==> run a <==
// FP_div
module FP_div(FP_A, FP_B, clk, ce, FP_Z);
   parameter         K = 32;
   parameter         P = 24;
   parameter         E = 8;
   input [K-1:0]     FP_A;
   input [K-1:0]     FP_B;
   input             clk;
   input             ce;
   output [K-1:0]    FP_Z;
   reg [K-1:0]       FP_Z;
   parameter [K-1:0] ZEROS = 1'b0;
   parameter [K-1:0] ONES = 32'hffffffff;
   parameter [E-1:0] BIAS = {1'b0, ONES[E - 2:0]};
   parameter         PBITS = P + 3;
   reg [K-1:0]       A_int;
   reg [K-1:0]       B_int;
   reg [K-1:0]       FP_Z_int;
   wire [E-1:0]      exp_A;
   wire [E-1:0]      exp_B;
   wire [P-1:0]      frac_A;
   wire [P-1:0]      frac_B;
   wire              sign_A;
   wire              sign_B;
   wire              expA_FF;
   wire              expB_FF;
   wire              expA_Z;
   wire              expB_Z;
   wire              fracA_Z;
   wire              fracB_Z;
   wire [E:0]        exp_noBIAS;
   wire [E:0]        exp_Biased;
   wire [E:0]        exp_Biased_Norm;
   wire              isNaN_A;
   wire              isNaN_B;
   wire              isInf_A;
   wire              isInf_B;
   wire              isZero_A;
   wire              isZero_B;
   wire              isNaN;
   wire              isInf;
   wire              isZero;
   wire              sign;
   wire [PBITS-1:0]  frac_div;
   wire [PBITS-1:0]  frac_div_shifted;
   wire [PBITS-2:0]  fr_sh;
   wire [P-2:0]      frac_final;
   wire              underflow;
   wire              overflow;
   wire [E-1:0]      exp_final;
   wire              sticky_bit;
   wire              div_by_zero;
   always @(posedge clk)
      begin
         if (ce == 1'b1)
         begin
            A_int <= FP_A;
            B_int <= FP_B;
         end
      end
   assign sign_A = A_int[K - 1];
   assign sign_B = B_int[K - 1];
   assign exp_A = A_int[K - 2:K - E - 1];
   assign exp_B = B_int[K - 2:K - E - 1];
   assign frac_A = {1'b1, A_int[P - 2:0]};
   assign frac_B = {1'b1, B_int[P - 2:0]};
   assign expA_FF = (A_int[K - 2:K - E - 1] == ONES[K - 2:K - E - 1]) ? 1'b1 : 
                    1'b0;
   assign expB_FF = (B_int[K - 2:K - E - 1] == ONES[K - 2:K - E - 1]) ? 1'b1 : 
                    1'b0;
  ...
clock: 42.2 ns
lec_check: 0
abc_area: 1
cap_margin: 20
core_margin: 2
core_utilization: 72
cts_cluster_size: 62
hold_slack_margin: 0.3
place_density_lb_addon: 0.19
slew_margin: 20
run.sh (not shown) runs the stock make flow with config.mk's settings and CLKGATE_MAP_FILE=.
==> run b: changes against run a <==
- ABC_AREA: 1 -> unset
- CORE_UTILIZATION: 72 -> 40
- CTS_CLUSTER_DIAMETER: unset -> 181
- CTS_CLUSTER_SIZE: 62 -> unset
- HOLD_SLACK_MARGIN: 0.3 -> unset
- MAX_ROUTING_LAYER: unset -> met4
- PLACE_DENSITY_LB_ADDON: 0.19 -> unset
==> flow/constraint.sdc (replaced) <==
create_clock -name core_clock -period 80.0 [get_ports {clk}]
set_input_delay 16.0000 -clock core_clock [delete_from_list [all_inputs] [get_ports {clk}]]
set_output_delay 16.0000 -clock core_clock [all_outputs]
set_load 0.01 [all_outputs]
==> results.txt <==
fresh numbers from the pnr run: Rows 130, FA/HA/MAJ Cells, Area Fraction 28.1%, outcome timing/DRC/antenna clean, cell types with the largest area share after synthesis sky130_fd_sc_hd__ha_1, sky130_fd_sc_hd__xnor2_1, sky130_fd_sc_hd__nor2_1, sky130_fd_sc_hd__a21oi_1, sky130_fd_sc_hd__edfxtp_1, synthesized area per cell 7.37 µm², Synth Seq Share 5.67%, synthesized instance count about 6900
Source of the figures above: run b

==> results.txt <==
yosys + openroad results -> outcome aborted with a tool error, stage where the flow stopped 3_5_place_dp, Tool Error [ERROR DPL-0038] Utilization greater than 100%, impossible to legalize, largest area contributor in the synthesized netlist sky130_fd_sc_hd__ha_1, Synth Seq Share 5.12%, area fraction in compound gates a little under a quarter, Rows 102, cell types with the largest area share after synthesis sky130_fd_sc_hd__ha_1, sky130_fd_sc_hd__inv_1, sky130_fd_sc_hd__nand2_1, sky130_fd_sc_hd__a21oi_1, sky130_fd_sc_hd__xor2_1, Die Wd 284 µm, synthesized instance count 8757, height of the die 284 µm, FA/HA/MAJ Cells, Area Fraction about a quarter
Source of the figures above: run a


* * *

==> inputs of v32 <==
FP_div again, from the RTL that the note above started with.
clock: 89.2 ns
lec_check: 0
abc_area: 1
cap_margin: 20
cell_pad_in_sites_global_placement: 1
core_margin: 7
core_utilization: 19
cts_cluster_size: 23
gpl_timing_driven: 1
max_routing_layer: met5
place_density: 0.6
slew_margin: 20
==> inputs of v1, as changes to v32 <==
==> flow/config.mk (replaced) <==
export PLATFORM = sky130hd
export DESIGN_NAME = FP_div
export DESIGN_NICKNAME = FP_div
export VERILOG_FILES = /design/flow/design.v
export SDC_FILE = /design/flow/constraint.sdc
export NUM_CORES = 4
export LEC_CHECK = 0
export ABC_AREA = 1
export CAP_MARGIN = 20
export CORE_MARGIN = 2
export CORE_UTILIZATION = 68
export CTS_CLUSTER_SIZE = 98
export PLACE_DENSITY = 0.6
export SLEW_MARGIN = 20
==> flow/constraint.sdc (replaced) <==
create_clock -name core_clock -period 71.0 [get_ports {clk}]
set_input_delay 14.2000 -clock core_clock [delete_from_list [all_inputs] [get_ports {clk}]]
set_output_delay 14.2000 -clock core_clock [all_outputs]
set_load 0.01 [all_outputs]
==> inputs of v37, as changes to v32 <==
==> flow/config.mk (replaced) <==
export PLATFORM = sky130hd
export DESIGN_NAME = FP_div
export DESIGN_NICKNAME = FP_div
export VERILOG_FILES = /design/flow/design.v
export SDC_FILE = /design/flow/constraint.sdc
export NUM_CORES = 4
export LEC_CHECK = 0
export ABC_AREA = 1
export CAP_MARGIN = 20
export CORE_MARGIN = 2
export CORE_UTILIZATION = 62
export PLACE_DENSITY = 0.6
export SLEW_MARGIN = 20
==> flow/constraint.sdc (replaced) <==
create_clock -name core_clock -period 35.8 [get_ports {clk}]
set_input_delay 7.1600 -clock core_clock [delete_from_list [all_inputs] [get_ports {clk}]]
set_output_delay 7.1600 -clock core_clock [all_outputs]
set_load 0.01 [all_outputs]
==> qor summary <==
Antenna violations before repair: v1 3; v32 5; v37 -
Max-slew headroom at the worst pin: v1 35.80%; v32 33.34%; v37 -
Final max-slew violation count: v1 0; v32 0; v37 -
Worst path bufs/invs: v1 31; v32 33; v37 -
Number of cells on the critical path: v1 327; v32 326; v37 -
Maximum level of the CTS H-tree: v1 3; v32 3; v37 -
Global-route wire length before repair: v1 287.0 mm; v32 331.5 mm; v37 -
Diodes inserted: v1 5; v32 2; v37 -
Proportion of final cell area spent on non-clock buffers: v1 2.349%; v32 2.439%; v37 -
Min-Delay Endpoint: v1 FP_Z[31]$_DFFE_PP_; v32 FP_Z[31]$_DFFE_PP_; v37 -
Postcts setup bufs: v1 0; v32 0; v37 -
Post-placement worst setup slack: v1 17.77 ns; v32 33.43 ns; v37 -10.66 ns
Floorplan core area: v1 82110 um^2; v32 294600 um^2; v37 90010 um^2
M3 GR Usage: v1 6.470%; v32 1.262%; v37 -
Slew at the pin with the worst max-slew slack: v1 0.9630 ns; v32 0.9999 ns; v37 -
Total of plain and repair buffers excluding clock buffers: v1 150; v32 169; v37 -
Number of core rows: v1 105; v32 199; v37 110
Status: v1 finished clean; v32 finished clean; v37 aborted with a tool error
Stage where the flow stopped: v1 -; v32 -; v37 4_1_cts
Routed via count: v1 59768; v32 57011; v37 -
Uppermost routed layer: v1 met5; v32 met5; v37 -
Post-layout nets: v1 9955; v32 9974; v37 -

* * *

==> wip/delta <==
Starting RTL as in the previous note.
## FP_div
module FP_div(FP_A, FP_B, clk, ce, FP_Z);
   parameter         K = 32;
   parameter         P = 24;
   parameter         E = 8;
   input [K-1:0]     FP_A;
   input [K-1:0]     FP_B;
   input             clk;
   input             ce;
   output [K-1:0]    FP_Z;
   reg [K-1:0]       FP_Z;
   parameter [K-1:0] ZEROS = 1'b0;
   parameter [K-1:0] ONES = 32'hffffffff;
   parameter [E-1:0] BIAS = {1'b0, ONES[E - 2:0]};
   parameter         PBITS = P + 3;
   reg [K-1:0]       A_int;
   reg [K-1:0]       B_int;
   reg [K-1:0]       FP_Z_int;
   wire [E-1:0]      exp_A;
   wire [E-1:0]      exp_B;
   wire [P-1:0]      frac_A;
   wire [P-1:0]      frac_B;
   wire              sign_A;
   wire              sign_B;
   wire              expA_FF;
   wire              expB_FF;
   wire              expA_Z;
   wire              expB_Z;
   wire              fracA_Z;
   wire              fracB_Z;
   wire [E:0]        exp_noBIAS;
   wire [E:0]        exp_Biased;
   wire [E:0]        exp_Biased_Norm;
   wire              isNaN_A;
   wire              isNaN_B;
   wire              isInf_A;
   wire              isInf_B;
   wire              isZero_A;
   wire              isZero_B;
   wire              isNaN;
   wire              isInf;
   wire              isZero;
   wire              sign;
   wire [PBITS-1:0]  frac_div;
   wire [PBITS-1:0]  frac_div_shifted;
   wire [PBITS-2:0]  fr_sh;
   wire [P-2:0]      frac_final;
   wire              underflow;
   wire              overflow;
   wire [E-1:0]      exp_final;
   wire              sticky_bit;
   wire              div_by_zero;
   always @(posedge clk)
      begin
         if (ce == 1'b1)
         begin
            A_int <= FP_A;
            B_int <= FP_B;
         end
      end
   assign sign_A = A_int[K - 1];
   assign sign_B = B_int[K - 1];
   assign exp_A = A_int[K - 2:K - E - 1];
   assign exp_B = B_int[K - 2:K - E - 1];
   assign frac_A = {1'b1, A_int[P - 2:0]};
   assign frac_B = {1'b1, B_int[P - 2:0]};
   assign expA_FF = (A_int[K - 2:K - E - 1] == ONES[K - 2:K - E - 1]) ? 1'b1 : 
                    1'b0;
   assign expB_FF = (B_int[K - 2:K - E - 1] == ONES[K - 2:K - E - 1]) ? 1'b1 : 
                    1'b0;
  ...
export LEC_CHECK = 0
export ABC_AREA = 0
export CAP_MARGIN = 20
export CORE_ASPECT_RATIO = 1.04
export CORE_MARGIN = 6
export CORE_UTILIZATION = 71
export CTS_CLUSTER_DIAMETER = 42
export CTS_CLUSTER_SIZE = 61
export HOLD_SLACK_MARGIN = 0.11
export MAX_ROUTING_LAYER = met4
export MIN_ROUTING_LAYER = met1
export PLACE_DENSITY_LB_ADDON = 0.03
export SLEW_MARGIN = 35
export TNS_END_PERCENT = 20
create_clock -name core_clock -period 68.2 [get_ports {clk}]
==> inputs of wip/sierra, as changes to wip/delta <==
==> flow/config.mk (replaced) <==
export PLATFORM = sky130hd
export DESIGN_NAME = FP_div
export DESIGN_NICKNAME = FP_div
export VERILOG_FILES = /design/flow/design.v
export SDC_FILE = /design/flow/constraint.sdc
export NUM_CORES = 4
export LEC_CHECK = 0
export CAP_MARGIN = 20
export CORE_MARGIN = 7
export CORE_UTILIZATION = 19
export CTS_CLUSTER_SIZE = 75
export GPL_TIMING_DRIVEN = 0
export MAX_ROUTING_LAYER = met4
export PLACE_DENSITY = 0.6
export SLEW_MARGIN = 20
==> flow/constraint.sdc (replaced) <==
create_clock -name core_clock -period 80.0 [get_ports {clk}]
set_input_delay 16.0000 -clock core_clock [delete_from_list [all_inputs] [get_ports {clk}]]
set_output_delay 16.0000 -clock core_clock [all_outputs]
set_load 0.01 [all_outputs]
==> qor summary <==
|  | wip/sierra | wip/delta |
|---|---|---|
| Status | complete, no violations | complete, no violations |
| Cell Count, Final, Fillers Out | 10634 | 7907 |
| Setup crit start | B_int[2]$_DFFE_PP_ | B_int[13]$_DFFE_PP_ |
| Max stage delay cell, worst path | buf_1 | edfxtp_1 |
| Overall routed net length | 168000 um | 158000 um |
| Path length in cells of the critical path | 371 | 366 |
| Highest achievable clock rate | 0.0136 GHz | 0.0156 GHz |
| Headroom to the max-slew limit | 25.1% | 38.1% |
| Length of routed met2 wiring | 73100 um | 68800 um |
| Total die area | 282000 um^2 | 78200 um^2 |
| Final worst setup slack | 6310 ps | 4270 ps |
| Clock slew seen by the registers of the worst setup and hold paths | 110 ps | 90 ps |
| Antenna diodes | 5 | 2 |
| Detailed router's first-iteration violation count | 3517 | 4192 |
| Setup slack on the worst flop-to-flop path | 6310 ps | 4270 ps |
| Core utilization before placement | 19.1% | 72.2% |
| Buffers, non-clock | 331 | 230 |
| Sequential cell area share | 4.97% | 5.30% |
| Number of filler cells placed in the layout | 29839 | 5560 |
| Clock Latency Late Sink | 440 ps | 430 ps |
| Instance area at placement | 57700 um^2 | 53100 um^2 |
